==> flow/design.v <==
module testpc(
	clock,   
	reset,   
	pc,   
	instruction,   
	mem_data,   
	mem_addr,   
	mem_wdata,   
	mwrite_enable,
	mread_enable,
	regwrite_enable,   
	write_addr,   
	reg_write_data   
	);
	input clock, reset;
	input [15:0] instruction, mem_data;
	output [15:0] pc, mem_addr, mem_wdata;
	output [15:0] reg_write_data;
	output mwrite_enable, mread_enable, regwrite_enable;
	output [2:0] write_addr;
	reg [15:0] pc, read_data1, read_data2, ext_imm_data, alu_result;
	reg [15:0] reg_write_data;
	reg [15:0] jump_addr, branch_addr;
	reg [15:0] mwrite_addr, mread_addr;
	reg [6:0] imm_data;
	reg [2:0] read_addr1, read_addr2, write_addr;
	reg [1:0] result_sel;
	reg regwrite_enable, func_sel, imm_sel, mwrite_enable;
	reg mread_enable, memtoreg_sel, jump_enable, branch_enable;
	reg [15:0] reg_table[0:7];
	reg [15:0] c, temp;
	reg c1, c2, s1;
	wire [15:0] b1;
	wire [15:0] and_result, not_result;
	assign mem_addr = alu_result;
	assign mem_wdata = read_data2;
	always@(posedge clock or negedge reset)
	begin
		if(reset == 1'b0)
			pc <= 16'b0000000000000000;
		else if(branch_enable == 1'b1)
		begin
			if(alu_result == 0)
				pc <= pc + branch_addr;
			else
				pc <= pc + 16'b0000000000000001;
		end
		else if(jump_enable == 1'b1)
			pc <= 16'b0000000000000000 + jump_addr;
		else
			pc <= pc + 16'b0000000000000001;
	end
	always@(instruction)
	begin
		begin
			if(instruction[15:13] == 3'b001 && instruction[3:0] <= 4'b0010)   
			begin
				if(instruction[3:0] == 4'b0000)   
				begin
					read_addr1 = instruction[12:10]; 
					read_addr2 = instruction[9:7];  
					write_addr = instruction[6:4];  
					imm_data = 7'b0000000;
					mwrite_addr = 16'b0000000000000000;
					mread_addr = 16'b0000000000000000;
					jump_addr = 16'b0000000000000000;
					branch_addr = 16'b0000000000000000;
					regwrite_enable = 1'b1;
					func_sel = 1'b0;
					result_sel = 2'b00;
					imm_sel = 1'b0;
					mwrite_enable = 1'b0;
					mread_enable = 1'b0;
					memtoreg_sel = 1'b0;
					jump_enable = 1'b0;
					branch_enable = 1'b0;
				end
				else if(instruction[3:0] == 4'b0001)   
				begin
					read_addr1 = instruction[12:10];  
					read_addr2 = instruction[9:7];  
					write_addr = instruction[6:4];  
					imm_data = 7'b0000000;
					mwrite_addr = 16'b0000000000000000;
					mread_addr = 16'b0000000000000000;
					jump_addr = 16'b0000000000000000;
					branch_addr = 16'b0000000000000000;
					regwrite_enable = 1'b1;
					func_sel = 1'b0;
					result_sel = 2'b10;
					imm_sel = 1'b0;
					mwrite_enable = 1'b0;
					mread_enable = 1'b0;
					memtoreg_sel = 1'b0;
					jump_enable = 1'b0;
					branch_enable =	1'b0;		
				end
				else   
				begin
					read_addr1 = instruction[12:10];  
					read_addr2 = instruction[9:7];  
					write_addr = instruction[6:4];  
					imm_data = 7'b0000000;
					mwrite_addr = 16'b0000000000000000;
					mread_addr = 16'b0000000000000000;
					jump_addr = 16'b0000000000000000;
					branch_addr = 16'b0000000000000000;
					regwrite_enable = 1'b1;
					func_sel = 1'b0;
					result_sel = 2'b11;
					imm_sel = 1'b0;
					mwrite_enable = 1'b0;
					mread_enable = 1'b0;
					memtoreg_sel = 1'b0;
					jump_enable = 1'b0;
					branch_enable =	1'b0;		
				end
			end
			else if(instruction[15:13] == 3'b011)   
			begin
				read_addr1 = instruction[12:10];  
				read_addr2 = 3'b000; 
				write_addr = instruction[9:7];  
				imm_data = instruction[6:0];  
				mwrite_addr = 16'b0000000000000000;
				mread_addr = 16'b0000000000000000;
				jump_addr = 16'b0000000000000000;
				branch_addr = 16'b0000000000000000;
				regwrite_enable = 1'b1;
				func_sel = 1'b0;
				result_sel = 2'b00;
				imm_sel = 1'b1;
				mwrite_enable = 1'b0;
				mread_enable = 1'b0;
				memtoreg_sel = 1'b0;
				jump_enable = 1'b0;
				branch_enable =	1'b0;	
			end
			else if(instruction[15:13] == 3'b100)   
			begin
				read_addr1 = instruction[12:10]; 
				read_addr2 = 3'b000;  
				write_addr = instruction[9:7]; 
				imm_data = instruction[6:0];  
				mwrite_addr = 16'b0000000000000000;
				mread_addr = instruction[12:10];
				jump_addr = 16'b0000000000000000;
				branch_addr = 16'b0000000000000000;
				regwrite_enable = 1'b1;
				func_sel = 1'b0;
				result_sel = 2'b00;
				imm_sel = 1'b1;
				mwrite_enable = 1'b0;
				mread_enable = 1'b1;
				memtoreg_sel = 1'b1;
				jump_enable = 1'b0;
				branch_enable =	1'b0;	
			end
			else if(instruction[15:13] == 3'b101)   
			begin
				read_addr1 = instruction[12:10]; 
				read_addr2 = instruction[9:7];
				write_addr = 3'b000;
				imm_data = instruction[6:0]; 
				mwrite_addr = instruction[9:7]; 
				mread_addr = 16'b0000000000000000;
				jump_addr = 16'b0000000000000000;
				branch_addr = 16'b0000000000000000;
				regwrite_enable = 1'b0;
				func_sel = 1'b0;
				result_sel = 2'b00;
				imm_sel = 1'b1;
				mwrite_enable = 1'b1;
				mread_enable = 1'b0;
				memtoreg_sel = 1'b0;
				jump_enable = 1'b0;
				branch_enable =	1'b0;	
			end
			else if(instruction[15:13] == 3'b110)   
			begin
				read_addr1 = instruction[12:10]; 
				read_addr2 = instruction[9:7]; 
				write_addr = 3'b000;
				imm_data = instruction[6:0]; 
				mwrite_addr = 16'b0000000000000000;
				mread_addr = 16'b0000000000000000;
				jump_addr = 16'b0000000000000000;
				branch_addr = instruction[6:0];
				regwrite_enable = 1'b0;
				func_sel = 1'b1;
				result_sel = 2'b00;
				imm_sel = 1'b0;
				mwrite_enable = 1'b0;
				mread_enable = 1'b0;
				memtoreg_sel = 1'b0;
				jump_enable = 1'b0;
				branch_enable =	1'b1;	
			end
			else if(instruction[15:13] == 3'b111)   
			begin
				read_addr1 = 3'b000;
				read_addr2 = 3'b000; 
				write_addr = 3'b000;
				imm_data = 7'b0000000;
				mwrite_addr = 16'b0000000000000000;
				mread_addr = 16'b0000000000000000;
				jump_addr = instruction[12:0];   
				branch_addr = 16'b0000000000000000;
				regwrite_enable = 1'b0;
				func_sel = 1'b0;
				result_sel = 2'b00;
				imm_sel = 1'b0;
				mwrite_enable = 1'b0;
				mread_enable = 1'b0;
				memtoreg_sel = 1'b0;
				jump_enable = 1'b1;
				branch_enable = 1'b0;	
			end
			else   
			begin
				read_addr1 = 3'b000;
				read_addr2 = 3'b000;
				write_addr = 3'b000;
				imm_data = 7'b0000000;
				mwrite_addr = 16'b0000000000000000;
				mread_addr = 16'b0000000000000000;
				jump_addr = 16'b0000000000000000;
				branch_addr = 16'b0000000000000000;
				regwrite_enable = 1'b0;
				func_sel = 1'b0;
				result_sel = 2'b00;
				imm_sel = 1'b0;
				mwrite_enable = 1'b0;
				mread_enable = 1'b0;
				memtoreg_sel = 1'b0;
				jump_enable = 1'b0;
				branch_enable =	1'b0;	
			end
		end
	end
	always@(alu_result, mem_data, memtoreg_sel)
	begin
		if(memtoreg_sel == 1'b1)
			reg_write_data = mem_data;
		else
			reg_write_data = alu_result;
	end
	always@(posedge clock or negedge reset)
	begin
		if(reset == 1'b0)   
		begin
			reg_table[0] <= 16'b0000000000000000;
			reg_table[1] <= 16'b0000000000000000;
			reg_table[2] <= 16'b0000000000000000;
			reg_table[3] <= 16'b0000000000000000;
			reg_table[4] <= 16'b0000000000000000;
			reg_table[5] <= 16'b0000000000000000;
			reg_table[6] <= 16'b0000000000000000;
			reg_table[7] <= 16'b0000000000000000;
		end
		else if(regwrite_enable == 1'b1)
			reg_table[write_addr] <= reg_write_data;
	end
	always@(*)
	begin
		read_data1 = reg_table[read_addr1];
		read_data2 = reg_table[read_addr2];
	end
	reg [15:0] mux_data;
	reg [15:0] adder_result;	
	always@(imm_data)
	begin
		if(imm_data[6] == 1'b1)
			ext_imm_data = 16'b1111111110000000 + imm_data;
		else
			ext_imm_data = 16'b0000000000000000 + imm_data;
	end
	always@(read_data2, ext_imm_data, imm_sel)
	begin
		if(imm_sel == 1'b0)
			mux_data = read_data2;
		else
			mux_data = ext_imm_data;
	end
	always@(mux_data, b1, func_sel)
	case(func_sel)
		1'b0 : temp = mux_data;
		1'b1 : temp = ~mux_data + 1;
	endcase
	assign b1 = temp;
	always@(*)
	begin
	adder_result[0] = read_data1[0] ^ b1[0];
	c[0] = read_data1[0] & b1[0];	
	s1 = b1[1] ^ c[0];
	c1 = b1[1] & c[0];
	adder_result[1] = read_data1[1] ^ s1;
	c2 = read_data1[1] & s1;
	c[1] = c1 | c2;
	s1 = b1[2] ^ c[1];
	c1 = b1[2] & c[1];
	adder_result[2] = read_data1[2] ^ s1;
	c2 = read_data1[2] & s1;
	c[2] = c1 | c2;	
	s1 = b1[3] ^ c[2];
	c1 = b1[3] & c[2];
	adder_result[3] = read_data1[3] ^ s1;
	c2 = read_data1[3] & s1;
	c[3] = c1 | c2;
	s1 = b1[4] ^ c[3];
	c1 = b1[4] & c[3];
	adder_result[4] = read_data1[4] ^ s1;
	c2 = read_data1[4] & s1;
	c[4] = c1 | c2;
	s1 = b1[5] ^ c[4];
	c1 = b1[5] & c[4];
	adder_result[5] = read_data1[5] ^ s1;
	c2 = read_data1[5] & s1;
	c[5] = c1 | c2;
	s1 = b1[6] ^ c[5];
	c1 = b1[6] & c[5];
	adder_result[6] = read_data1[6] ^ s1;
	c2 = read_data1[6] & s1;
	c[6] = c1 | c2;
	s1 = b1[7] ^ c[6];
	c1 = b1[7] & c[6];
	adder_result[7] = read_data1[7] ^ s1;
	c2 = read_data1[7] & s1;
	c[7] = c1 | c2;
	s1 = b1[8] ^ c[7];
	c1 = b1[8] & c[7];
	adder_result[8] = read_data1[8] ^ s1;
	c2 = read_data1[8] & s1;
	c[8] = c1 | c2;
	s1 = b1[9] ^ c[8];
	c1 = b1[9] & c[8];
	adder_result[9] = read_data1[9] ^ s1;
	c2 = read_data1[9] & s1;
	c[9] = c1 | c2;
	s1 = b1[10] ^ c[9];
	c1 = b1[10] & c[9];
	adder_result[10] = read_data1[10] ^ s1;
	c2 = read_data1[10] & s1;
	c[10] = c1 | c2;
	s1 = b1[11] ^ c[10];
	c1 = b1[11] & c[10];
	adder_result[11] = read_data1[11] ^ s1;
	c2 = read_data1[11] & s1;
	c[11] = c1 | c2;
	s1 = b1[12] ^ c[11];
	c1 = b1[12] & c[11];
	adder_result[12] = read_data1[12] ^ s1;
	c2 = read_data1[12] & s1;
	c[12] = c1 | c2;
	s1 = b1[13] ^ c[12];
	c1 = b1[13] & c[12];
	adder_result[13] = read_data1[13] ^ s1;
	c2 = read_data1[13] & s1;
	c[13] = c1 | c2;
	s1 = b1[14] ^ c[13];
	c1 = b1[14] & c[13];
	adder_result[14] = read_data1[14] ^ s1;
	c2 = read_data1[14] & s1;
	c[14] = c1 | c2;
	s1 = b1[15] ^ c[14];
	c1 = b1[15] & c[14];
	adder_result[15] = read_data1[15] ^ s1;
	c2 = read_data1[15] & s1;
	c[15] = c1 | c2;
	end
	assign and_result = read_data1 & mux_data;
	assign not_result = ~read_data1 + mux_data;
	always@(adder_result, and_result, not_result, result_sel)
	case(result_sel)
		2'b00 : alu_result = adder_result;
		2'b01 : 
		begin
			if(adder_result >= 0)
				alu_result = 8'b00000000;
			else
				alu_result = 8'b00000001;
		end
		2'b10 : alu_result = and_result;
		2'b11 : alu_result = not_result;
	endcase
endmodule
==> flow/run.sh <==
#!/bin/bash
# the make line also repeats each setting of config.mk as NAME=value (left out here)
make -C /OpenROAD-flow-scripts/flow DESIGN_CONFIG=/design/flow/config.mk WORK_HOME=/design/flow/orfs CLKGATE_MAP_FILE= finish
==> flow/config.mk <==
export PLATFORM = sky130hd
export DESIGN_NAME = testpc
export DESIGN_NICKNAME = testpc
export VERILOG_FILES = /design/flow/design.v
export SDC_FILE = /design/flow/constraint.sdc
export NUM_CORES = 4
export LEC_CHECK = 0
export CAP_MARGIN = 20
export CORE_MARGIN = 2
export CORE_UTILIZATION = 69
export CTS_CLUSTER_SIZE = 32
export HOLD_SLACK_MARGIN = 0.29
export SETUP_SLACK_MARGIN = 2.55
export SLEW_MARGIN = 20
==> flow/constraint.sdc <==
create_clock -name core_clock -period 8.77 [get_ports {clock}]
set_input_delay 1.7540 -clock core_clock [delete_from_list [all_inputs] [get_ports {clock}]]
set_output_delay 1.7540 -clock core_clock [all_outputs]
set_load 0.01 [all_outputs]
==> results.toml, run 1 <==
# generated from flow reports
[synth]
synth.area.top_cells = "dfrtp_1, mux2_2, o21ai_0, nand2_1, ha_1"
ys_sh_aoi_pct = 23.53
ys.flops = 144
ys_sh_simple_pct = 17.49
synth_area_per_cell_um2 = 8.507
common_cells = "dfrtp_1, nand2_1, nor2_1"
synthFlopType = "dfrtp_1"
synthAdderAreaFrac_pct = 7.497
async_flop_share_pct = 100.0
largest_area_cell = "dfrtp_1"
synth-edff-count = 0
ys_top_logic_family = "AND-OR/OR-AND gates"
synth_warnings = 2
yosysMostFrequentCell = "dfrtp_1"
synth_cell_type_count = 70
synth_stat.cells = 1287
mux_share_pct = 10.43
synthesis.area_um2 = 10950
postSynthCellCount = 1287
ys_seq_share_pct = 32.91
synth_top_area_share_pct = 32.91
synthesis.nets = 1377
ys_area_um2 = 10950
ys_sh_xor_pct = 2.880

[placement]
io_buffers = 103
dpl.hpwl_um = 31260
gp_congestion = 1.068
placed_area_um2 = 13930

[floorplanning]
num_rows = 46
ios = 104
dieWidth_um = 130.0
initCoreUtil_pct = 69.68
core_area_um2 = 15710
fp.dieH_um = 130.0
die_area_um2 = 16890

[outcome]
haltStage = "clock tree synthesis"
status = "did not finish"
first-error = "[ERROR DPL-0033] detailed placement checks failed during check placement."
-- stage by stage --
stage / power, mW / cells / util, % / TNS [ps] / setup WS, ps
after floorplan: 2.823 / 1287 / - / -53130 / -2522
after global placement: 4.453 / 1760 / 88.63 / -105040 / -3401
after detailed placement: 4.599 / 1760 / 88.63 / -118780 / -3584
==> run 2, diff against run 1 <==
ABC_AREA = 1   (was default)
CELL_PAD_IN_SITES_GLOBAL_PLACEMENT = 1   (was default)
CORE_ASPECT_RATIO = 1.79   (was default)
CORE_MARGIN = 5   (was 2)
CORE_UTILIZATION = 32   (was 69)
CTS_CLUSTER_DIAMETER = 351   (was default)
CTS_CLUSTER_SIZE = 54   (was 32)
GPL_ROUTABILITY_DRIVEN = 1   (was default)
HOLD_SLACK_MARGIN = default   (was 0.29)
MAX_ROUTING_LAYER = met5   (was default)
PLACE_DENSITY_LB_ADDON = 0.11   (was default)
SETUP_SLACK_MARGIN = -0.84   (was 2.55)
clock period = 20.8 ns   (was 8.77 ns; I/O delays follow)
==> results.toml, run 2 <==
# synthesis and place-and-route metrics
[outcome]
status = "no timing/DRC/antenna violations"

[critical_path]
crit_top_cell = "fa_1"
path_buffers = 9
crit_path_start = "instruction[9]"
critPathCapture = "reg_write_data[15]"
slowest_delay_ps = 620
cp.depth = 39
crit_family = "adder cells"
worst-path-max-fanout = 40
rr_endpoint = "pc[14]"
reg2reg_slack_ps = 11710
worstSetupPathType = "input pin to output port"
reg2reg_from = "reg_table[3][0]"
setup.worst_path.end_class = "output port"
cp_slowest_cell = "nor2_2"
cp.arrival_ps = 14560
cp.required_ps = 16640
ff2ff_path_depth = 30
critPathLaunchType = "input pin"

[synth]
synthFlopType = "dfrtp_1"
synth_warnings = 2
yosysMostFrequentCell = "nand2_1"
synthesis.area_um2 = 11390
ys_sh_simple_pct = 34.05
synth-edff-count = 0
ys_seq_share_pct = 31.63
synth.area.top_cells = "dfrtp_1, nand2_1, o21ai_0, inv_1, nand3_1"
ys_sh_aoi_pct = 14.04
synth_stat.cells = 1693
synth_area_per_cell_um2 = 6.728
synth_top_area_share_pct = 31.63
postSynthCellCount = 1693
ys_top_logic_family = "simple AND/OR/NAND/NOR gates"
async_flop_share_pct = 100.0
largest_area_cell = "dfrtp_1"
ys_sh_xor_pct = 3.076
synth_cell_type_count = 51
mux_share_pct = 0
ys_area_um2 = 11390
ys.flops = 144
common_cells = "nand2_1, inv_1, o21ai_0"
synthAdderAreaFrac_pct = 7.206
synthesis.nets = 1783

[route]
drc = 0
drtIter0Drc = 728
routed_wl_um = 51870
via_count = 11720
avgRoutedWirePerCell_um = 22.98
firstDrtPassIters = 5
drt-vias-per-instance = 5.194
ant_nets = 0
diodes = 0

[cts]
cts_root_buffer = "clkbuf_16"
holdBufCountCts = 0
cts_num_sinks = 144
cts_buffers = 17
cts_resized = 0
cts.clk_slew.worst_paths_ps = 70
cts_setup_buffers = 0
ctsLongestPathBuffers = 2
htreeDepth = 4
clkLatencyLatePin_ps = 450
cts_tree = "done"

[grt]
grt_max_degree = 86
grt_util_all_layers_pct = 26.20
grtUsageMet1_pct = 29.23
grt_pass1_wl_um = 76360
use_met3_pct = 2.226
grt_overflow = 0
grt.busiest_layer = "met2"
met2_usage_pct = 49.36
grt_pass1_vias = 11670
antenna_found_initial = 0

[timing]
hold_viol_final = 0
skew_ps = 16.45
finalSetupTns_ps = 0
slew_violations = 0
rsz0062_at_grt = "no"
fin_crit_sh_pct = 90.02
period_minus_slack_ps = 18720
setup_viol = 0
hold_ws_ps = 484.1
slew_headroom_pct = 30.63
tightest_slew_ps = 1038
max_freq_mhz = 53.41

[floorplanning]
num_rows = 92
initCoreUtil_pct = 32.34
die_area_um2 = 39630
dieWidth_um = 151.0
core_area_um2 = 35220
fp.dieH_um = 262.4
ios = 104

[power]
combPwrFrac_pct = 54.6
irDropWorstVdd_mv = 0.06437
powerSeq_mw = 0.532
power.share.clock_pct = 16.1
switching_share_pct = 48.95
p_int_mw = 0.9275
pg_comb_mw = 0.992
finalPower_mw = 1.817
power_density_nw_per_um2 = 135.4
power_frac_seq_pct = 29.3
p_leak_nw = 6.650
top_power_group = "combinational cells"
p_clk_mw = 0.292
switching_power_mw = 0.8892

[placement]
dp_cells = 2225
gp_congestion = 0.9516
io_buffers = 103
dpl.hpwl_um = 41190

[cells_and_area]
instances_no_fill = 2257
num-nets-final = 1864
synthToLayoutAreaGrowth_pct = 17.78

[job]
maxCapViolCount = 0
warnings = 41

[hold_path]
whs_path_depth = 2
min_path_type = "flop to flop"
hold-path-endpoint = "reg_table[1][15]"
hp-start = "reg_table[1][15]"
[run 2: per-stage QoR]
step           util [%]  setup WS (ps)  cell area [um^2]
2_1_floorplan         -           4612             11390
5_1_grt           38.09           1488             13420
6_report          38.09           2077             13420
3_5_place_dp      36.53           2104             12870
3_3_place_gp      36.53           2160             12870
4_1_cts           38.09           2064             13420
[run 2: per-layer routing]
metal  wire, um  share of wire (%)
met4       2403                4.6
met1      19560                 38
met3       1618                3.1
met5          0                  0
met2      28290                 55
[run 2: cell type report]
cell class	count	area, um^2
fillers	3931	21810
multi-input cells	1271	6649
flip-flops and latches	144	3603
repair buffers	131	1242
inverters	209	784.5
well taps	470	588.1
clock buffers	18	439.2
clock inverters	14	110.1
==> run 3, diff against run 2 <==
ABC_AREA = default   (was 1)
CELL_PAD_IN_SITES_GLOBAL_PLACEMENT = default   (was 1)
CORE_ASPECT_RATIO = default   (was 1.79)
CORE_MARGIN = 2   (was 5)
CORE_UTILIZATION = 61   (was 32)
CTS_CLUSTER_DIAMETER = default   (was 351)
CTS_CLUSTER_SIZE = default   (was 54)
GPL_ROUTABILITY_DRIVEN = default   (was 1)
MAX_ROUTING_LAYER = default   (was met5)
PLACE_DENSITY_LB_ADDON = default   (was 0.11)
SETUP_SLACK_MARGIN = 3.55   (was -0.84)
clock period = 12.2 ns   (was 20.8 ns; I/O delays follow)
==> results.toml, run 3 <==
# synthesis and place-and-route metrics
[outcome]
status = "failed layout checks"
violations = "negative setup slack"

[cts]
cts.clk_slew.worst_paths_ps = 70
ctsLongestPathBuffers = 2
clkLatencyLatePin_ps = 450
cts_root_buffer = "clkbuf_16"
htreeDepth = 4
cts_tree = "done"
cts_buffers = 17
cts_num_sinks = 144

[power]
p_int_mw = 2.597
power.share.clock_pct = 11.6
p_leak_nw = 6.913
pg_comb_mw = 3.22
top_power_group = "combinational cells"
power_density_nw_per_um2 = 303.9
switching_power_mw = 2.061
finalPower_mw = 4.657
switching_share_pct = 44.24
powerSeq_mw = 0.893
combPwrFrac_pct = 69.2
power_frac_seq_pct = 19.2
irDropWorstVdd_mv = 0.3173
p_clk_mw = 0.542

[synth]
synth_warnings = 2
ys_sh_xor_pct = 2.880
async_flop_share_pct = 100.0
synth_stat.cells = 1287
yosysMostFrequentCell = "dfrtp_1"
synth_top_area_share_pct = 32.91
ys_sh_simple_pct = 17.49
ys.flops = 144
synth.area.top_cells = "dfrtp_1, mux2_2, o21ai_0, nand2_1, ha_1"
synthAdderAreaFrac_pct = 7.497
synthesis.nets = 1377
largest_area_cell = "dfrtp_1"
mux_share_pct = 10.43
synth-edff-count = 0
synthesis.area_um2 = 10950
ys_area_um2 = 10950
postSynthCellCount = 1287
synthFlopType = "dfrtp_1"
ys_sh_aoi_pct = 23.53
ys_top_logic_family = "AND-OR/OR-AND gates"
synth_area_per_cell_um2 = 8.507
common_cells = "dfrtp_1, nand2_1, nor2_1"
synth_cell_type_count = 70
ys_seq_share_pct = 32.91

[placement]
dp_cells = 1677
gp_congestion = 1.013
io_buffers = 103
dpl.hpwl_um = 29510

[timing]
period_minus_slack_ps = 12690
skew_ps = 13.89
hold_ws_ps = 521.9
finalSetupTns_ps = -1149
setup_viol = 4
rsz0062_at_grt = "yes"
worst_slack_ps = -488.7
slew_violations = 0
slew_headroom_pct = 25.59
fin_crit_sh_pct = 104.0
hold_viol_final = 0
tightest_slew_ps = 1088
max_freq_mhz = 78.81

[critical_path]
crit_top_cell = "fa_2"
critPathCapture = "reg_write_data[15]"
cp_slowest_cell = "clkdlybuf4s50_1"
reg2reg_from = "reg_table[7][0]"
crit_path_start = "instruction[11]"
cp.depth = 31
setup.worst_path.end_class = "output port"
slowest_delay_ps = 870
cp.required_ps = 9760
rr_endpoint = "pc[9]"
critPathLaunchType = "input pin"
cp.arrival_ps = 10250
ff2ff_path_depth = 33
path_buffers = 7
worstSetupPathType = "input pin to output port"
reg2reg_slack_ps = 3370
crit_family = "adder cells"
worst-path-max-fanout = 4

[grt]
grt_pass1_wl_um = 67580
grt_max_degree = 81
antenna_found_initial = 0
grt_pass1_vias = 12050
grt_overflow = 0
grt_util_all_layers_pct = 47.87

[floorplanning]
num_rows = 48
initCoreUtil_pct = 62.86
die_area_um2 = 19040
fp.dieH_um = 138.0
ios = 104
core_area_um2 = 17420
dieWidth_um = 138.0

[job]
warnings = 46
maxCapViolCount = 0

[cells_and_area]
instances_no_fill = 1792
final_util_pct = 87.98
num-nets-final = 1644
fillers = 870
synthToLayoutAreaGrowth_pct = 39.97

[route]
drtIter0Drc = 1847
diodes = 0
avgRoutedWirePerCell_um = 25.93
routed_wl_um = 46460
via_count = 12550
firstDrtPassIters = 8
ant_nets = 0
drt-vias-per-instance = 7.004
drc = 0

[hold_path]
hp-start = "reg_table[3][7]"
min_path_type = "flop to flop"
hold-path-endpoint = "reg_table[3][7]"
whs_path_depth = 2
## run 3: area by class of cell
type	instances	area [um^2]	area share, %
multi-input cells	994	7516	49.05
flip-flops and latches	144	3603	23.52
repair buffers	327	3044	19.87
clock buffers	17	425.4	2.776
well taps	225	281.5	1.837
inverters	70	262.8	1.715
clock inverters	15	190.2	1.241
## run 3: repair_timing
| item | 4_1_cts | 5_1_grt |
|---|---|---|
| gates resized | 268 | 59 |
| setup endpoints to repair | 103 | 103 |
| pin swaps | 64 | 33 |
| hold buffers | 0 | 0 |
| gates cloned | 1 | 0 |
| setup buffers | 62 | 20 |
## run 3: metrics by stage
stage / cell area, um^2 / worst slack, ps
6_report: 15320 / -488.7
5_1_grt: 15320 / -647.3
4_1_cts: 14940 / -384.5
3_5_place_dp: 13250 / -1388
3_3_place_gp: 13250 / -1293
2_1_floorplan: 11250 / -455.0
## run 3: routing by layer
layer	track usage [%]	up-vias	part of all wire [%]
met3	16.52	333	14
met1	57.47	5968	34
met4	28.80	0	7.8
li1	-	5172	-
met5	0	-	0
met2	74.37	1079	44
==> run 4, diff against run 3 <==
ABC_AREA = 1   (was default)
CORE_UTILIZATION = 68   (was 61)
CTS_CLUSTER_SIZE = 37   (was default)
PLACE_DENSITY = 0.67   (was default)
SETUP_SLACK_MARGIN = -0.66   (was 3.55)
clock period = 11.0 ns   (was 12.2 ns; I/O delays follow)
==> results.toml, run 4 <==
# synthesis and place-and-route metrics
[critical_path]
crit_top_cell = "buf_4"
setup.worst_path.end_class = "output port"
rr_endpoint = "pc[4]"
reg2reg_from = "reg_table[4][1]"
path_buffers = 20
cp.depth = 50
worstSetupPathType = "input pin to output port"
cp.arrival_ps = 9830
crit_path_start = "instruction[3]"
reg2reg_slack_ps = 3000
crit_family = "adder cells"
critPathLaunchType = "input pin"
cp.required_ps = 8800
slowest_delay_ps = 390
critPathCapture = "reg_write_data[15]"
cp_slowest_cell = "fa_2"
worst-path-max-fanout = 4
ff2ff_path_depth = 37

[cts]
htreeDepth = 4
ctsLongestPathBuffers = 2
cts_tree = "done"
cts_buffers = 17
cts_num_sinks = 144
cts_root_buffer = "clkbuf_16"
cts.clk_slew.worst_paths_ps = 70
clkLatencyLatePin_ps = 460

[timing]
hold_viol_final = 0
slew_headroom_pct = 21.54
period_minus_slack_ps = 12030
max_freq_mhz = 83.11
tightest_slew_ps = 1177
slew_violations = 0
worst_slack_ps = -1032
setup_viol = 9
skew_ps = 13.45
fin_crit_sh_pct = 109.4
rsz0062_at_grt = "yes"

[floorplanning]
fp.dieH_um = 133.4
dieWidth_um = 133.4
initCoreUtil_pct = 69.18
ios = 104
num_rows = 47
die_area_um2 = 17800
core_area_um2 = 16470

[outcome]
status = "failed layout checks"
violations = "negative setup slack"

[synth]
synth_stat.cells = 1693
synthAdderAreaFrac_pct = 7.206
ys_sh_aoi_pct = 14.04
ys_sh_xor_pct = 3.076
ys.flops = 144
yosysMostFrequentCell = "nand2_1"
synthesis.nets = 1783
synth.area.top_cells = "dfrtp_1, nand2_1, o21ai_0, inv_1, nand3_1"
common_cells = "nand2_1, inv_1, o21ai_0"
synthesis.area_um2 = 11390
synth_top_area_share_pct = 31.63
synth_cell_type_count = 51
synth_warnings = 2
synthFlopType = "dfrtp_1"
largest_area_cell = "dfrtp_1"
synth_area_per_cell_um2 = 6.728
mux_share_pct = 0
postSynthCellCount = 1693
ys_area_um2 = 11390
synth-edff-count = 0
ys_seq_share_pct = 31.63
ys_top_logic_family = "simple AND/OR/NAND/NOR gates"
async_flop_share_pct = 100.0
ys_sh_simple_pct = 34.05

[grt]
grt_max_degree = 89
antenna_found_initial = 1
grt_pass1_wl_um = 73350
grt_overflow = 0
grt_pass1_vias = 13730
grt_util_all_layers_pct = 53.95

[route]
ant_nets = 0
routed_wl_um = 48350
firstDrtPassIters = 20
via_count = 14520
avgRoutedWirePerCell_um = 22.19
drt-vias-per-instance = 6.662
drc = 0
drtIter0Drc = 2909

[power]
power_frac_seq_pct = 25.5
power_density_nw_per_um2 = 254.6
switching_power_mw = 1.769
power.share.clock_pct = 17.2
combPwrFrac_pct = 57.3
p_leak_nw = 7.566
p_int_mw = 1.967
finalPower_mw = 3.736
switching_share_pct = 47.34
top_power_group = "combinational cells"
p_clk_mw = 0.645
irDropWorstVdd_mv = 0.2630
powerSeq_mw = 0.951
pg_comb_mw = 2.14

[cells_and_area]
synthToLayoutAreaGrowth_pct = 28.84
instances_no_fill = 2179
fillers = 871
num-nets-final = 2035

[placement]
io_buffers = 103
dpl.hpwl_um = 30480
gp_congestion = 1.075
dp_slack_ps = -1779
dp_cells = 2113

[job]
warnings = 46
maxCapViolCount = 0

[hold_path]
hp-start = "reg_table[1][15]"
hold-path-endpoint = "reg_table[1][15]"
whs_path_depth = 2
min_path_type = "flop to flop"
run 4: area by class of cell:
type / instances / area (um^2) / share of cell area [%]
Multi-Input combinational cell: 1271 / 6850 / 46.68
Sequential cell: 144 / 3603 / 24.55
Timing Repair Buffer: 302 / 2520 / 17.17
Inverter: 209 / 789.5 / 5.379
Clock buffer: 17 / 425.4 / 2.899
Tap cell: 220 / 275.3 / 1.876
Clock inverter: 15 / 210.2 / 1.432
Antenna cell: 1 / 2.502 / 0.01705
run 4: per-layer routing:
layer | GRT usage, % | part of all wire (%) | wire (um)
met5 | 0 | 0 | 0
met2 | 78.64 | 41 | 19970
met4 | 41.90 | 10 | 4947
met1 | 64.89 | 32 | 15520
met3 | 19.60 | 16 | 7917
run 4: per-stage QoR:
stage | util, % | hold WS, ps | setup TNS, ps | instance area [um^2]
3_5_place_dp | 82.91 | 464.9 | -10880 | 13650
6_report | 89.13 | 490.2 | -5214 | 14680
3_3_place_gp | 82.91 | 466.0 | -9737 | 13650
4_1_cts | 88.37 | 486.7 | -3688 | 14550
5_1_grt | 89.12 | 515.7 | -5796 | 14670
2_1_floorplan | - | 449.4 | -2082 | 11430
run 4: repair_timing:
action / 4_1_cts / 5_1_grt
setup endpoints to repair: 7 / 7
pin swaps: 33 / 14
resized: 77 / 33
setup buffers: 32 / 6
hold buffers: 0 / 0
==> run 5, diff against run 4 <==
CTS_CLUSTER_DIAMETER = 88   (was default)
CTS_CLUSTER_SIZE = 32   (was 37)
GPL_ROUTABILITY_DRIVEN = 1   (was default)
HOLD_SLACK_MARGIN = 0.3   (was default)
PLACE_DENSITY = default   (was 0.67)
SETUP_SLACK_MARGIN = -0.75   (was -0.66)
TNS_END_PERCENT = 5   (was default)
clock period = 9.42 ns   (was 11.0 ns; I/O delays follow)
==> results.toml, run 5 <==
# synthesis and place-and-route metrics
[outcome]
status = "failed layout checks"
violations = "negative setup slack"

[synth]
synth-edff-count = 0
yosysMostFrequentCell = "nand2_1"
ys_area_um2 = 11390
ys_sh_aoi_pct = 14.04
synth_area_per_cell_um2 = 6.728
largest_area_cell = "dfrtp_1"
synthesis.nets = 1783
ys_top_logic_family = "simple AND/OR/NAND/NOR gates"
ys.flops = 144
ys_seq_share_pct = 31.63
ys_sh_simple_pct = 34.05
synth_cell_type_count = 51
ys_sh_xor_pct = 3.076
synth_top_area_share_pct = 31.63
synthesis.area_um2 = 11390
synth_warnings = 2
postSynthCellCount = 1693
common_cells = "nand2_1, inv_1, o21ai_0"
async_flop_share_pct = 100.0
synthFlopType = "dfrtp_1"
synth_stat.cells = 1693
mux_share_pct = 0
synth.area.top_cells = "dfrtp_1, nand2_1, o21ai_0, inv_1, nand3_1"
synthAdderAreaFrac_pct = 7.206

[floorplanning]
num_rows = 47
fp.dieH_um = 133.4
die_area_um2 = 17800
ios = 104
core_area_um2 = 16470
dieWidth_um = 133.4
initCoreUtil_pct = 69.18

[timing]
rsz0062_at_grt = "yes"
slew_headroom_pct = 29.55
worst_slack_ps = -2301
max_freq_mhz = 85.32
hold_viol_final = 0
skew_ps = 14.90
hold_ws_ps = 486.8
tightest_slew_ps = 1046
fin_crit_sh_pct = 124.4
slew_violations = 0
finalSetupTns_ps = -27520
period_minus_slack_ps = 11720
setup_viol = 38

[critical_path]
worstSetupPathType = "input pin to output port"
crit_family = "adder cells"
critPathLaunchType = "input pin"
rr_endpoint = "pc[12]"
crit_top_cell = "fa_2"
cp_slowest_cell = "fa_2"
crit_path_start = "instruction[14]"
reg2reg_slack_ps = 1430
slowest_delay_ps = 430
cp.depth = 38
setup.worst_path.end_class = "output port"
worst-path-max-fanout = 5
ff2ff_path_depth = 34
critPathCapture = "reg_write_data[15]"
reg2reg_from = "reg_table[4][0]"
path_buffers = 7
cp.required_ps = 7540
cp.arrival_ps = 9840

[cts]
cts_tree = "done"
ctsLongestPathBuffers = 2
cts.clk_slew.worst_paths_ps = 70
cts_buffers = 17
clkLatencyLatePin_ps = 450
cts_root_buffer = "clkbuf_16"
cts_num_sinks = 144
htreeDepth = 4

[power]
powerSeq_mw = 1.12
combPwrFrac_pct = 58.8
top_power_group = "combinational cells"
p_clk_mw = 0.695
switching_power_mw = 2.103
p_leak_nw = 7.651
irDropWorstVdd_mv = 0.2936
pg_comb_mw = 2.59
switching_share_pct = 47.72
power.share.clock_pct = 15.8
power_frac_seq_pct = 25.4
p_int_mw = 2.304
power_density_nw_per_um2 = 297.0

[job]
maxCapViolCount = 0
warnings = 46

[route]
drt-vias-per-instance = 6.822
routed_wl_um = 50630
drc = 0
via_count = 14950
avgRoutedWirePerCell_um = 23.11
firstDrtPassIters = 17
ant_nets = 0
drtIter0Drc = 3191

[cells_and_area]
synthToLayoutAreaGrowth_pct = 30.28
num-nets-final = 2044

[grt]
grt_max_degree = 79
grt_pass1_wl_um = 75150
grt_overflow = 0
grt_util_all_layers_pct = 55.44
grt_pass1_vias = 13970
antenna_found_initial = 1

[placement]
dpl.hpwl_um = 32190
io_buffers = 103
gp_congestion = 1.109

[hold_path]
min_path_type = "flop to flop"
hold-path-endpoint = "reg_table[0][3]"
hp-start = "reg_table[0][3]"
whs_path_depth = 2
-- run 5: layer usage --
layer | up-vias | part of all wire, % | track usage [%]
li1 | 6047 | - | -
met1 | 6627 | 31 | 65.70
met2 | 1661 | 40 | 79.75
met3 | 612 | 17 | 25.27
met4 | 0 | 12 | 39.30
met5 | - | 0 | 1.667
-- run 5: cell type report --
cell class              instances  area [um^2]
fillers                       811         1625
diodes                          4        10.01
flip-flops and latches        144         3603
clock buffers                  17        425.4
well taps                     220        275.3
inverters                     209        794.5
repair buffers                311         2654
multi-input cells            1271         6909
clock inverters                15        168.9
-- run 5: what timing repair did --
| item | CTS | global route |
|---|---|---|
| setup buffers | 4 | 6 |
| setup endpoints to repair | 12 | 16 |
| hold buffers | 0 | 0 |
| cloned | 0 | 0 |
| pin swaps | 13 | 41 |
| resized | 28 | 102 |
-- run 5: per-stage QoR --
| step | total power [mW] | setup WS, ps | instances | util, % | cell area [um^2] |
|---|---|---|---|---|---|
| 3_5_place_dp | 3.419 | -2579 | 2146 | 84.78 | 13960 |
| 5_1_grt | 4.602 | -2431 | 2187 | 90.07 | 14830 |
| 3_3_place_gp | 3.331 | -2392 | 2146 | 84.78 | 13960 |
| 6_report | 4.408 | -2301 | 2191 | 90.13 | 14840 |
| 4_1_cts | 4.137 | -2106 | 2182 | 88.73 | 14610 |
| 2_1_floorplan | 2.234 | -1313 | 1693 | - | 11490 |
==> run 6, diff against run 5 <==
ABC_AREA = default   (was 1)
CORE_UTILIZATION = 57   (was 68)
CTS_CLUSTER_DIAMETER = default   (was 88)
CTS_CLUSTER_SIZE = default   (was 32)
GPL_ROUTABILITY_DRIVEN = default   (was 1)
HOLD_SLACK_MARGIN = default   (was 0.3)
SETUP_SLACK_MARGIN = default   (was -0.75)
TNS_END_PERCENT = default   (was 5)
clock period = 14.4 ns   (was 9.42 ns; I/O delays follow)
==> results.toml, run 6 <==
# synthesis and place-and-route metrics
[critical_path]
critPathLaunchType = "input pin"
reg2reg_slack_ps = 5140
crit_top_cell = "fa_2"
worst-path-max-fanout = 3
reg2reg_from = "reg_table[3][0]"
cp_slowest_cell = "or4b_4"
cp.arrival_ps = 11300
cp.required_ps = 11520
cp.depth = 30
rr_endpoint = "pc[9]"
slowest_delay_ps = 580
path_buffers = 6
critPathCapture = "reg_write_data[14]"
crit_family = "adder cells"
ff2ff_path_depth = 32
setup.worst_path.end_class = "output port"
worstSetupPathType = "input pin to output port"
crit_path_start = "instruction[3]"

[synth]
async_flop_share_pct = 100.0
synth_warnings = 2
yosysMostFrequentCell = "dfrtp_1"
synthesis.nets = 1377
synth_stat.cells = 1287
synth_cell_type_count = 70
synth.area.top_cells = "dfrtp_1, mux2_2, o21ai_0, nand2_1, ha_1"
ys_seq_share_pct = 32.91
ys_sh_xor_pct = 2.880
ys_area_um2 = 10950
ys_sh_simple_pct = 17.49
synthAdderAreaFrac_pct = 7.497
postSynthCellCount = 1287
ys.flops = 144
ys_sh_aoi_pct = 23.53
largest_area_cell = "dfrtp_1"
mux_share_pct = 10.43
synthesis.area_um2 = 10950
synthFlopType = "dfrtp_1"
common_cells = "dfrtp_1, nand2_1, nor2_1"
ys_top_logic_family = "AND-OR/OR-AND gates"
synth-edff-count = 0
synth_top_area_share_pct = 32.91
synth_area_per_cell_um2 = 8.507

[timing]
slew_headroom_pct = 32.92
slew_violations = 0
hold_viol_final = 0
skew_ps = 13.36
max_freq_mhz = 70.51
tightest_slew_ps = 1006
worst_slack_ps = 217.6
period_minus_slack_ps = 14180
hold_ws_ps = 512.0
fin_crit_sh_pct = 98.49
setup_viol = 0

[power]
irDropWorstVdd_mv = 0.1796
power_density_nw_per_um2 = 223.4
power_frac_seq_pct = 24.0
top_power_group = "combinational cells"
switching_power_mw = 1.386
power.share.clock_pct = 14.8
powerSeq_mw = 0.735
pg_comb_mw = 1.87
p_leak_nw = 6.121
p_int_mw = 1.675
combPwrFrac_pct = 61.1
switching_share_pct = 45.29
p_clk_mw = 0.454

[grt]
grt_overflow = 0
grt_util_all_layers_pct = 39.51
grt_max_degree = 80
antenna_found_initial = 2
grt_pass1_vias = 10570
grt_pass1_wl_um = 61100

[placement]
io_buffers = 103
dp_slack_ps = -937.6
dpl.hpwl_um = 29070
placed_area_um2 = 12930
gp_congestion = 1.007

[floorplanning]
num_rows = 50
die_area_um2 = 20330
ios = 104
core_area_um2 = 18770
initCoreUtil_pct = 58.33
dieWidth_um = 142.6
fp.dieH_um = 142.6

[cts]
cts_root_buffer = "clkbuf_16"
cts_tree = "done"
holdBufCountCts = 0
cts_buffers = 17
htreeDepth = 4
cts_num_sinks = 144
clkLatencyLatePin_ps = 440
cts.clk_slew.worst_paths_ps = 60
ctsLongestPathBuffers = 2

[cells_and_area]
num-nets-final = 1551
synthToLayoutAreaGrowth_pct = 25.17
fin_area_um2 = 13700

[route]
avgRoutedWirePerCell_um = 23.00
diodes = 0
firstDrtPassIters = 6
drtIter0Drc = 1352
drc = 0
ant_nets = 0
via_count = 11050
routed_wl_um = 39290
drt-vias-per-instance = 6.468

[hold_path]
hp-start = "reg_table[5][4]"
whs_path_depth = 2
hold-path-endpoint = "reg_table[5][4]"
min_path_type = "flop to flop"

[job]
warnings = 44
maxCapViolCount = 0

[outcome]
status = "no timing/DRC/antenna violations"
==> run 6: metal layers <==
| metal | global-route usage [%] | wire [um] | vias up |
|---|---|---|---|
| met2 | 61.97 | 18020 | 656 |
| met1 | 54.11 | 16080 | 5295 |
| met3 | 8.176 | 3668 | 127 |
| met5 | 0 | 13 | - |
| li1 | - | - | 4967 |
| met4 | 15.01 | 1505 | 2 |
==> run 6: repair_timing <==
item / in CTS / in global routing
setup endpoints to repair: 5 / 4
gates resized: 22 / 12
setup buffers: 6 / 0
pin swaps: 7 / 10
hold endpoints to repair: 0 / 0
==> run 6: cell type report <==
cell class,count,area [um^2]
Clock buffer,17,425.4
Timing Repair Buffer,234,2016
Sequential cell,144,3603
Multi-Input combinational cell,994,6919
Clock inverter,15,183.9
Tap cell,234,292.8
Fill cell,1495,5065
Inverter,70,262.8
==> run 6: metrics by stage <==
stage / util (%) / cells / TNS, ps / power, mW
floorplan: - / 1287 / 0 / 1.650
global placement: 68.89 / 1670 / -2780 / 2.479
detailed placement: 68.92 / 1670 / -3119 / 2.516
CTS: 72.82 / 1708 / -31.71 / 3.010
global route: 73.01 / 1708 / -61.59 / 3.247
finish: 73.01 / 1708 / 0 / 3.061
==> run 7, diff against run 6 <==
ABC_AREA = 1   (was default)
CORE_UTILIZATION = 72   (was 57)
CTS_CLUSTER_DIAMETER = 247   (was default)
CTS_CLUSTER_SIZE = 71   (was default)
PLACE_DENSITY_LB_ADDON = 0.26   (was default)
clock period = 10.1 ns   (was 14.4 ns; I/O delays follow)
==> results.toml, run 7 <==
# generated from flow reports
[floorplanning]
num_rows = 45
die_area_um2 = 16840
ios = 104
core_area_um2 = 15310
dieWidth_um = 129.8
initCoreUtil_pct = 74.38
fp.dieH_um = 129.8

[synth]
ys_sh_aoi_pct = 14.04
synthFlopType = "dfrtp_1"
synth_stat.cells = 1693
ys_area_um2 = 11390
common_cells = "nand2_1, inv_1, o21ai_0"
ys_top_logic_family = "simple AND/OR/NAND/NOR gates"
ys_sh_simple_pct = 34.05
synth-edff-count = 0
ys_seq_share_pct = 31.63
synth_cell_type_count = 51
largest_area_cell = "dfrtp_1"
mux_share_pct = 0
synth.area.top_cells = "dfrtp_1, nand2_1, o21ai_0, inv_1, nand3_1"
synthesis.area_um2 = 11390
synth_area_per_cell_um2 = 6.728
synthesis.nets = 1783
synth_warnings = 2
postSynthCellCount = 1693
ys.flops = 144
synthAdderAreaFrac_pct = 7.206
yosysMostFrequentCell = "nand2_1"
ys_sh_xor_pct = 3.076
synth_top_area_share_pct = 31.63
async_flop_share_pct = 100.0

[placement]
dpl.hpwl_um = 33810
io_buffers = 103
gp_congestion = 1.182
dp_cells = 2115

[outcome]
first-error = "[ERROR DPL-0033] detailed placement checks failed during check placement."
haltStage = "clock tree synthesis"
status = "did not finish"
==> run 7: per-stage QoR <==
stage	cell area [um^2]	util, %	total power, mW	TNS (ps)	setup slack [ps]
floorplan	11540	-	2.113	-3025	-905.5
global placement	13820	90.25	3.044	-13150	-1940
detailed placement	13820	90.25	3.179	-18720	-2165
==> run 8, diff against run 7 <==
ABC_AREA = default   (was 1)
CORE_UTILIZATION = 68   (was 72)
CTS_CLUSTER_DIAMETER = default   (was 247)
CTS_CLUSTER_SIZE = 37   (was 71)
PLACE_DENSITY_LB_ADDON = default   (was 0.26)
clock period = 12.1 ns   (was 10.1 ns; I/O delays follow)
==> results.toml, run 8 <==
# synthesis and place-and-route metrics
[route]
met2_length_um = 18380
routed_wl_um = 42420
drc = 0
via_count = 12190
m1WireLength_um = 14360
drt-vias-per-instance = 7.089
firstDrtPassIters = 9
wl_met3_um = 6034
top_layer_used = "met4"
avgRoutedWirePerCell_um = 24.68
ant_nets = 0
drtIter0Drc = 1862
diodes = 0

[critical_path]
crit_family = "adder cells"
crit_top_cell = "fa_2"
critPathLaunchType = "input pin"
worst-path-max-fanout = 6
cp_slowest_cell = "or4b_4"
reg2reg_slack_ps = 3320
path_buffers = 9
reg2reg_from = "reg_table[7][0]"
setup.worst_path.end_class = "output port"
cp.depth = 34
crit_path_start = "instruction[14]"
critPathCapture = "reg_write_data[15]"
cp.required_ps = 9680
rr_endpoint = "pc[10]"
ff2ff_path_depth = 33
slowest_delay_ps = 570
cp.arrival_ps = 10340
worstSetupPathType = "input pin to output port"

[grt]
grt_max_degree = 80
grt_util_all_layers_pct = 50.31
grt_pass1_vias = 11760
grt_pass1_wl_um = 64270
grt_overflow = 0
antenna_found_initial = 1

[synth]
synth_stat.cells = 1287
synthFlopType = "dfrtp_1"
synth_top_area_share_pct = 32.91
ys_top_logic_family = "AND-OR/OR-AND gates"
largest_area_cell = "dfrtp_1"
yosysMostFrequentCell = "dfrtp_1"
postSynthCellCount = 1287
ys_sh_aoi_pct = 23.53
ys.flops = 144
synthesis.nets = 1377
mux_share_pct = 10.43
async_flop_share_pct = 100.0
synth.area.top_cells = "dfrtp_1, mux2_2, o21ai_0, nand2_1, ha_1"
common_cells = "dfrtp_1, nand2_1, nor2_1"
synth_area_per_cell_um2 = 8.507
synthesis.area_um2 = 10950
synth-edff-count = 0
ys_sh_simple_pct = 17.49
ys_sh_xor_pct = 2.880
ys_area_um2 = 10950
ys_seq_share_pct = 32.91
synthAdderAreaFrac_pct = 7.497
synth_cell_type_count = 70
synth_warnings = 2

[placement]
dp_slack_ps = -1631
dpl.hpwl_um = 29300
placed_area_um2 = 13180
io_buffers = 103
gp_congestion = 1.044

[power]
irDropWorstVdd_mv = 0.2150
combPwrFrac_pct = 62.5
p_leak_nw = 6.266
p_int_mw = 2.080
top_power_group = "combinational cells"
powerSeq_mw = 0.894
power.share.clock_pct = 14.1
pg_comb_mw = 2.39
switching_share_pct = 45.51
p_clk_mw = 0.536
power_frac_seq_pct = 23.4
power_density_nw_per_um2 = 274.5
switching_power_mw = 1.737

[job]
maxCapViolCount = 0
warnings = 46

[timing]
max_freq_mhz = 78.39
setup_viol = 5
slew_violations = 0
slew_headroom_pct = 26.66
skew_ps = 12.47
worst_slack_ps = -657.1
tightest_slew_ps = 1070
period_minus_slack_ps = 12760
hold_viol_final = 0
rsz0062_at_grt = "yes"
fin_crit_sh_pct = 105.4

[floorplanning]
dieWidth_um = 130.9
core_area_um2 = 15830
ios = 104
initCoreUtil_pct = 69.17
die_area_um2 = 17130
num_rows = 46
fp.dieH_um = 130.9

[cts]
cts_root_buffer = "clkbuf_16"
cts_num_sinks = 144
cts_tree = "done"
htreeDepth = 4
cts_buffers = 17
holdBufCountCts = 0
clkLatencyLatePin_ps = 440
ctsLongestPathBuffers = 2
cts.clk_slew.worst_paths_ps = 60

[cells_and_area]
synthToLayoutAreaGrowth_pct = 27.01
fin_area_um2 = 13900
num-nets-final = 1580
fillers = 810

[outcome]
status = "failed layout checks"
violations = "negative setup slack"

[hold_path]
min_path_type = "flop to flop"
hold-path-endpoint = "reg_table[7][8]"
hp-start = "reg_table[7][8]"
whs_path_depth = 2
run 8: layer usage:
layer  vias up  track usage [%]
li1       5029                -
met5         -                0
met1      5659            59.74
met2      1137            75.25
met3       361            18.77
met4         0            36.42
run 8: timing repair:
action | CTS | global route
gates cloned | 0 | 0
resized | 55 | 8
hold endpoints to repair | 0 | 0
buffers inserted | 10 | 2
pin swaps | 22 | 9
setup endpoints to repair | 11 | 8
run 8: area by class of cell:
class | count | area (um^2) | share of cell area, %
Inverter | 70 | 262.8 | 1.890
Clock buffer | 19 | 452.9 | 3.257
Tap cell | 216 | 270.3 | 1.944
Clock inverter | 13 | 137.6 | 0.9898
Multi-Input combinational cell | 994 | 6938 | 49.90
Sequential cell | 144 | 3603 | 25.92
Timing Repair Buffer | 263 | 2240 | 16.11
run 8: stage by stage:
step | power [mW] | cells | hold slack [ps] | setup TNS, ps | utilization [%]
floorplan | 2.003 | 1287 | 461.2 | -975.2 | -
global placement | 2.981 | 1675 | 485.9 | -7582 | 83.28
detailed placement | 3.072 | 1675 | 504.1 | -8927 | 83.28
CTS | 3.688 | 1717 | 527.9 | -1581 | 87.60
global route | 3.984 | 1719 | 553.9 | -2563 | 87.85
finish | 3.817 | 1719 | 537.2 | -1856 | 87.85
==> run 9, diff against run 8 <==
ABC_AREA = 1   (was default)
CTS_CLUSTER_DIAMETER = 174   (was default)
CTS_CLUSTER_SIZE = 97   (was 37)
PLACE_DENSITY = 0.36   (was default)
clock period = 14.1 ns   (was 12.1 ns; I/O delays follow)
==> results.toml, run 9 <==
# synthesis and place-and-route metrics
[outcome]
status = "no timing/DRC/antenna violations"

[critical_path]
setup.worst_path.end_class = "output port"
slowest_delay_ps = 460
cp.depth = 42
rr_endpoint = "pc[12]"
worstSetupPathType = "input pin to output port"
critPathCapture = "reg_write_data[15]"
reg2reg_from = "reg_table[3][0]"
crit_path_start = "instruction[3]"
cp_slowest_cell = "fa_1"
cp.required_ps = 11280
ff2ff_path_depth = 33
critPathLaunchType = "input pin"
worst-path-max-fanout = 6
crit_family = "adder cells"
reg2reg_slack_ps = 5810
crit_top_cell = "fa_2"
cp.arrival_ps = 10870
path_buffers = 7

[grt]
antenna_found_initial = 1
grt_util_all_layers_pct = 49.84
grt_overflow = 0
grt_max_degree = 84
grt_pass1_wl_um = 68700
grt_pass1_vias = 13060

[placement]
dp_slack_ps = -636.4
gp_congestion = 1.106
dpl.hpwl_um = 30620
io_buffers = 103

[power]
p_leak_nw = 7.145
power_frac_seq_pct = 27.4
p_int_mw = 1.413
finalPower_mw = 2.716
power_density_nw_per_um2 = 195.2
switching_power_mw = 1.302
switching_share_pct = 47.95
pg_comb_mw = 1.51
top_power_group = "combinational cells"
power.share.clock_pct = 16.9
powerSeq_mw = 0.744
combPwrFrac_pct = 55.7
irDropWorstVdd_mv = 0.2030
p_clk_mw = 0.460

[cts]
cts.clk_slew.worst_paths_ps = 70
ctsLongestPathBuffers = 2
cts_num_sinks = 144
cts_buffers = 17
clkLatencyLatePin_ps = 450
htreeDepth = 4
cts_root_buffer = "clkbuf_16"
holdBufCountCts = 0
cts_tree = "done"

[synth]
largest_area_cell = "dfrtp_1"
ys_seq_share_pct = 31.63
mux_share_pct = 0
ys_sh_aoi_pct = 14.04
ys_sh_simple_pct = 34.05
ys.flops = 144
synth-edff-count = 0
ys_area_um2 = 11390
synth.area.top_cells = "dfrtp_1, nand2_1, o21ai_0, inv_1, nand3_1"
synth_top_area_share_pct = 31.63
ys_sh_xor_pct = 3.076
async_flop_share_pct = 100.0
yosysMostFrequentCell = "nand2_1"
synthesis.area_um2 = 11390
synth_cell_type_count = 51
synth_area_per_cell_um2 = 6.728
synth_stat.cells = 1693
postSynthCellCount = 1693
synthFlopType = "dfrtp_1"
synth_warnings = 2
common_cells = "nand2_1, inv_1, o21ai_0"
synthesis.nets = 1783
ys_top_logic_family = "simple AND/OR/NAND/NOR gates"
synthAdderAreaFrac_pct = 7.206

[cells_and_area]
fillers = 1045
num-nets-final = 1957
synthToLayoutAreaGrowth_pct = 22.11
final_util_pct = 84.48

[timing]
tightest_slew_ps = 1138
hold_viol_final = 0
fin_crit_sh_pct = 97.08
period_minus_slack_ps = 13690
setup_viol = 0
slew_violations = 0
max_freq_mhz = 73.05
worst_slack_ps = 411.5
skew_ps = 19.19
slew_headroom_pct = 24.16
finalSetupTns_ps = 0

[route]
via_count = 13650
avgRoutedWirePerCell_um = 21.11
drt-vias-per-instance = 6.500
ant_nets = 0
drc = 0
routed_wl_um = 44330
firstDrtPassIters = 7
diodes = 0
drtIter0Drc = 2386

[hold_path]
hp-start = "reg_table[3][15]"
whs_path_depth = 2
min_path_type = "flop to flop"
hold-path-endpoint = "reg_table[3][15]"

[job]
warnings = 43
maxCapViolCount = 0

[floorplanning]
fp.dieH_um = 133.4
dieWidth_um = 133.4
num_rows = 47
ios = 104
core_area_um2 = 16470
initCoreUtil_pct = 69.18
die_area_um2 = 17800
==> run 9: final cells by class <==
cell class                 instances  area (um^2)  area share [%]
clock buffer                      17        425.4           3.058
sequential                       144         3603           25.91
timing repair buffer             224         1962           14.10
clock inverter                    15        156.4           1.124
inverter                         209        784.5           5.640
multi-input combinational       1271         6703           48.19
tap                              220        275.3           1.979
==> run 9: layer usage <==
metal | up-vias | track usage (%) | routed length [um]
met2 | 1281 | 75.32 | 18930
met4 | 0 | 34.63 | 3811
met1 | 6159 | 60.80 | 14980
met3 | 342 | 15.91 | 6610
li1 | 5867 | - | -
met5 | - | 0 | 0
==> run 9: through the flow <==
| stage | cells | hold slack, ps | cell area (um^2) |
|---|---|---|---|
| 2_1_floorplan | 1693 | 449.4 | 11390 |
| 3_3_place_gp | 2067 | 467.5 | 13270 |
| 3_5_place_dp | 2067 | 465.4 | 13270 |
| 4_1_cts | 2099 | 489.5 | 13880 |
| 5_1_grt | 2100 | 525.6 | 13910 |
| 6_report | 2100 | 484.1 | 13910 |
==> run 9: repair_timing <==
item | 4_1_cts | 5_1_grt
setup buffers | 0 | 1
endpoints found under the hold margin | 0 | 0
setup endpoints to repair | 5 | 5
gates resized | 18 | 14
pin swaps | 1 | 5
==> run 10, diff against run 9 <==
ABC_AREA = 0   (was 1)
CORE_MARGIN = 7   (was 2)
CORE_UTILIZATION = 58   (was 68)
CTS_CLUSTER_DIAMETER = 252   (was 174)
CTS_CLUSTER_SIZE = 100   (was 97)
PLACE_DENSITY = default   (was 0.36)
SETUP_SLACK_MARGIN = 3.12   (was default)
TNS_END_PERCENT = 20   (was default)
clock period = 16.0 ns   (was 14.1 ns; I/O delays follow)
==> results.toml, run 10 <==
# synthesis and place-and-route metrics
[outcome]
status = "no timing/DRC/antenna violations"

[critical_path]
critPathCapture = "reg_write_data[15]"
critPathLaunchType = "input pin"
rr_endpoint = "pc[9]"
crit_top_cell = "fa_2"
setup.worst_path.end_class = "output port"
worst-path-max-fanout = 4
cp.required_ps = 12800
slowest_delay_ps = 560
reg2reg_slack_ps = 7180
cp.arrival_ps = 10860
crit_family = "adder cells"
path_buffers = 7
reg2reg_from = "reg_table[3][0]"
worstSetupPathType = "input pin to output port"
crit_path_start = "instruction[3]"
cp_slowest_cell = "or4b_4"
ff2ff_path_depth = 31
cp.depth = 33

[cts]
cts_buffers = 17
ctsLongestPathBuffers = 2
cts_tree = "done"
clkLatencyLatePin_ps = 430
cts.clk_slew.worst_paths_ps = 70
cts_root_buffer = "clkbuf_16"
htreeDepth = 4
cts_num_sinks = 144
holdBufCountCts = 0

[synth]
ys_sh_xor_pct = 2.880
synthFlopType = "dfrtp_1"
ys_area_um2 = 10950
synth_top_area_share_pct = 32.91
synthesis.nets = 1377
largest_area_cell = "dfrtp_1"
synth.area.top_cells = "dfrtp_1, mux2_2, o21ai_0, nand2_1, ha_1"
ys_sh_aoi_pct = 23.53
synth_cell_type_count = 70
postSynthCellCount = 1287
synth_warnings = 2
synth-edff-count = 0
mux_share_pct = 10.43
synth_area_per_cell_um2 = 8.507
common_cells = "dfrtp_1, nand2_1, nor2_1"
synth_stat.cells = 1287
synthAdderAreaFrac_pct = 7.497
synthesis.area_um2 = 10950
ys.flops = 144
ys_seq_share_pct = 32.91
ys_sh_simple_pct = 17.49
async_flop_share_pct = 100.0
ys_top_logic_family = "AND-OR/OR-AND gates"
yosysMostFrequentCell = "dfrtp_1"

[power]
combPwrFrac_pct = 60.2
irDropWorstVdd_mv = 0.1296
p_clk_mw = 0.402
switching_share_pct = 45.57
top_power_group = "combinational cells"
p_leak_nw = 5.856
powerSeq_mw = 0.666
pg_comb_mw = 1.61
p_int_mw = 1.459
power_frac_seq_pct = 24.9
power_density_nw_per_um2 = 201.8
switching_power_mw = 1.221
power.share.clock_pct = 15.0

[hold_path]
min_path_type = "flop to flop"
whs_path_depth = 2
hold-path-endpoint = "reg_table[7][11]"
hp-start = "reg_table[7][11]"

[floorplanning]
initCoreUtil_pct = 58.92
core_area_um2 = 18580
num_rows = 50
dieWidth_um = 151.4
fp.dieH_um = 151.4
die_area_um2 = 22920
ios = 104

[timing]
finalSetupTns_ps = 0
tightest_slew_ps = 1038
slew_headroom_pct = 28.84
fin_crit_sh_pct = 87.89
max_freq_mhz = 71.11
setup_viol = 0
slew_violations = 0
rsz0062_at_grt = "yes"
period_minus_slack_ps = 14060
worst_slack_ps = 1938
skew_ps = 9.204
hold_viol_final = 0

[placement]
io_buffers = 103
gp_congestion = 0.9958
dp_slack_ps = 343.5
dpl.hpwl_um = 28190

[grt]
grt_pass1_vias = 10490
grt_pass1_wl_um = 60240
grt_overflow = 0
antenna_found_initial = 0
grt_max_degree = 88
grt_util_all_layers_pct = 34.37

[route]
drtIter0Drc = 1031
firstDrtPassIters = 5
via_count = 10840
diodes = 0
ant_nets = 0
avgRoutedWirePerCell_um = 23.60
drt-vias-per-instance = 6.581
routed_wl_um = 38870
drc = 0

[job]
warnings = 46
maxCapViolCount = 0

[cells_and_area]
fillers = 1477
final_util_pct = 71.48
num-nets-final = 1490
synthToLayoutAreaGrowth_pct = 21.31
-- run 10: routing by layer --
layer,vias up,track usage [%],wire [um]
li1,4848,-,-
met1,5223,45.61,15780
met2,635,53.79,17590
met3,133,7.081,3799
met4,0,15.07,1707
met5,-,0,0
-- run 10: metrics by stage --
stage / cells / total power [mW] / cell area, um^2 / hold WS [ps]
finish: 1647 / 2.680 / 13280 / 517.7
global route: 1647 / 2.833 / 13280 / 539.4
CTS: 1643 / 2.629 / 13220 / 519.7
detailed placement: 1594 / 2.187 / 12450 / 504.1
global placement: 1594 / 2.160 / 12450 / 486.2
floorplan: 1287 / 1.507 / 11070 / 461.2
-- run 10: repair_timing --
item                                    4_1_cts  5_1_grt
gates resized                                62       16
buffers inserted                             17        4
pin swaps                                    23        5
endpoints found under the setup margin       17       15
gates cloned                                  0        0
endpoints found under the hold margin         0        0
-- run 10: cell type report --
type / count / area [um^2] / share of cell area, %
sequential: 144 / 3603 / 27.13
inverter: 70 / 264.0 / 1.988
multi-input combinational: 994 / 6969 / 52.47
timing repair buffer: 173 / 1567 / 11.79
tap: 234 / 292.8 / 2.204
clock buffer: 18 / 439.2 / 3.307
clock inverter: 14 / 146.4 / 1.102
==> run 11, diff against run 10 <==
ABC_AREA = default   (was 0)
CORE_MARGIN = 2   (was 7)
CORE_UTILIZATION = 68   (was 58)
CTS_CLUSTER_DIAMETER = 174   (was 252)
CTS_CLUSTER_SIZE = 97   (was 100)
SETUP_SLACK_MARGIN = default   (was 3.12)
TNS_END_PERCENT = default   (was 20)
clock period = 17.4 ns   (was 16.0 ns; I/O delays follow)
==> results.toml, run 11 <==
# synthesis and place-and-route metrics
[timing]
skew_ps = 14.92
slew_headroom_pct = 24.05
slew_violations = 0
fin_crit_sh_pct = 97.86
hold_viol_final = 0
setup_viol = 0
max_freq_mhz = 58.73
period_minus_slack_ps = 17030
finalSetupTns_ps = 0
tightest_slew_ps = 1131
hold_ws_ps = 517.9

[grt]
grt_max_degree = 87
grt_overflow = 0
grt_pass1_wl_um = 57320
grt_util_all_layers_pct = 44.53
grt_pass1_vias = 10370
antenna_found_initial = 0

[job]
warnings = 43
maxCapViolCount = 0

[route]
firstDrtPassIters = 8
diodes = 0
routed_wl_um = 37390
drtIter0Drc = 1483
avgRoutedWirePerCell_um = 23.38
via_count = 11050
drc = 0
ant_nets = 0
drt-vias-per-instance = 6.911

[synth]
synth_stat.cells = 1287
ys_sh_simple_pct = 17.49
ys_sh_xor_pct = 2.880
synth_top_area_share_pct = 32.91
ys_top_logic_family = "AND-OR/OR-AND gates"
synthAdderAreaFrac_pct = 7.497
synth_warnings = 2
async_flop_share_pct = 100.0
synth-edff-count = 0
synthesis.nets = 1377
ys_sh_aoi_pct = 23.53
synth_area_per_cell_um2 = 8.507
largest_area_cell = "dfrtp_1"
ys_area_um2 = 10950
synth.area.top_cells = "dfrtp_1, mux2_2, o21ai_0, nand2_1, ha_1"
ys_seq_share_pct = 32.91
synthesis.area_um2 = 10950
mux_share_pct = 10.43
postSynthCellCount = 1287
synthFlopType = "dfrtp_1"
ys.flops = 144
common_cells = "dfrtp_1, nand2_1, nor2_1"
synth_cell_type_count = 70
yosysMostFrequentCell = "dfrtp_1"

[critical_path]
crit_path_start = "instruction[15]"
reg2reg_slack_ps = 7650
cp.depth = 32
cp.required_ps = 13920
crit_top_cell = "fa_1"
critPathCapture = "reg_write_data[15]"
cp.arrival_ps = 13550
reg2reg_from = "reg_table[7][0]"
cp_slowest_cell = "or4b_4"
ff2ff_path_depth = 30
rr_endpoint = "pc[9]"
crit_family = "adder cells"
worstSetupPathType = "input pin to output port"
critPathLaunchType = "input pin"
slowest_delay_ps = 650
worst-path-max-fanout = 9
path_buffers = 5
setup.worst_path.end_class = "output port"

[placement]
dp_cells = 1567
gp_congestion = 0.9949
placed_area_um2 = 12260
dpl.hpwl_um = 26630
io_buffers = 103

[power]
power_density_nw_per_um2 = 184.6
power.share.clock_pct = 15.4
p_int_mw = 1.285
powerSeq_mw = 0.611
switching_power_mw = 1.092
switching_share_pct = 45.93
irDropWorstVdd_mv = 0.1240
combPwrFrac_pct = 58.9
p_clk_mw = 0.366
top_power_group = "combinational cells"
p_leak_nw = 5.657
pg_comb_mw = 1.40
power_frac_seq_pct = 25.7

[cts]
cts_num_sinks = 144
cts.clk_slew.worst_paths_ps = 60
cts_setup_buffers = 0
cts_buffers = 17
htreeDepth = 4
clkLatencyLatePin_ps = 440
cts_tree = "done"
cts_root_buffer = "clkbuf_16"
ctsLongestPathBuffers = 2
holdBufCountCts = 0
cts_resized = 0

[floorplanning]
dieWidth_um = 130.9
fp.dieH_um = 130.9
initCoreUtil_pct = 69.17
die_area_um2 = 17130
ios = 104
num_rows = 46
core_area_um2 = 15830

[hold_path]
hp-start = "reg_table[7][4]"
hold-path-endpoint = "reg_table[7][4]"
min_path_type = "flop to flop"
whs_path_depth = 2

[outcome]
status = "no timing/DRC/antenna violations"

[cells_and_area]
fillers = 1048
final_util_pct = 81.39
num-nets-final = 1460
instances_no_fill = 1599
synthToLayoutAreaGrowth_pct = 17.67
fin_area_um2 = 12880
==> run 11: per-layer routing <==
| metal | share of wire [%] | vias up | global-route usage (%) |
|---|---|---|---|
| met1 | 38 | 5275 | 56.48 |
| met2 | 45 | 805 | 68.11 |
| li1 | - | 4795 | - |
| met4 | 5.4 | 0 | 25.47 |
| met3 | 12 | 176 | 13.52 |
| met5 | 0 | - | 0 |
==> run 11: per-stage QoR <==
stage	total power, mW	setup WS, ps
after floorplan	1.364	1534
after global placement	1.914	414.5
after detailed placement	1.952	275.8
after CTS	2.328	200.1
after global routing	2.508	-40.77
final	2.377	373.2
==> run 11: final cells by class <==
type	count	area (um^2)	share of cell area, %
Clock buffer	18	439.2	3.409
Clock inverter	14	145.1	1.127
Inverter	70	266.5	2.069
Multi-Input combinational cell	994	6830	53.02
Sequential cell	144	3603	27.97
Tap cell	216	270.3	2.098
Timing Repair Buffer	143	1328	10.30
Power figures rest on the tool's default switching activity, not on a simulated workload.
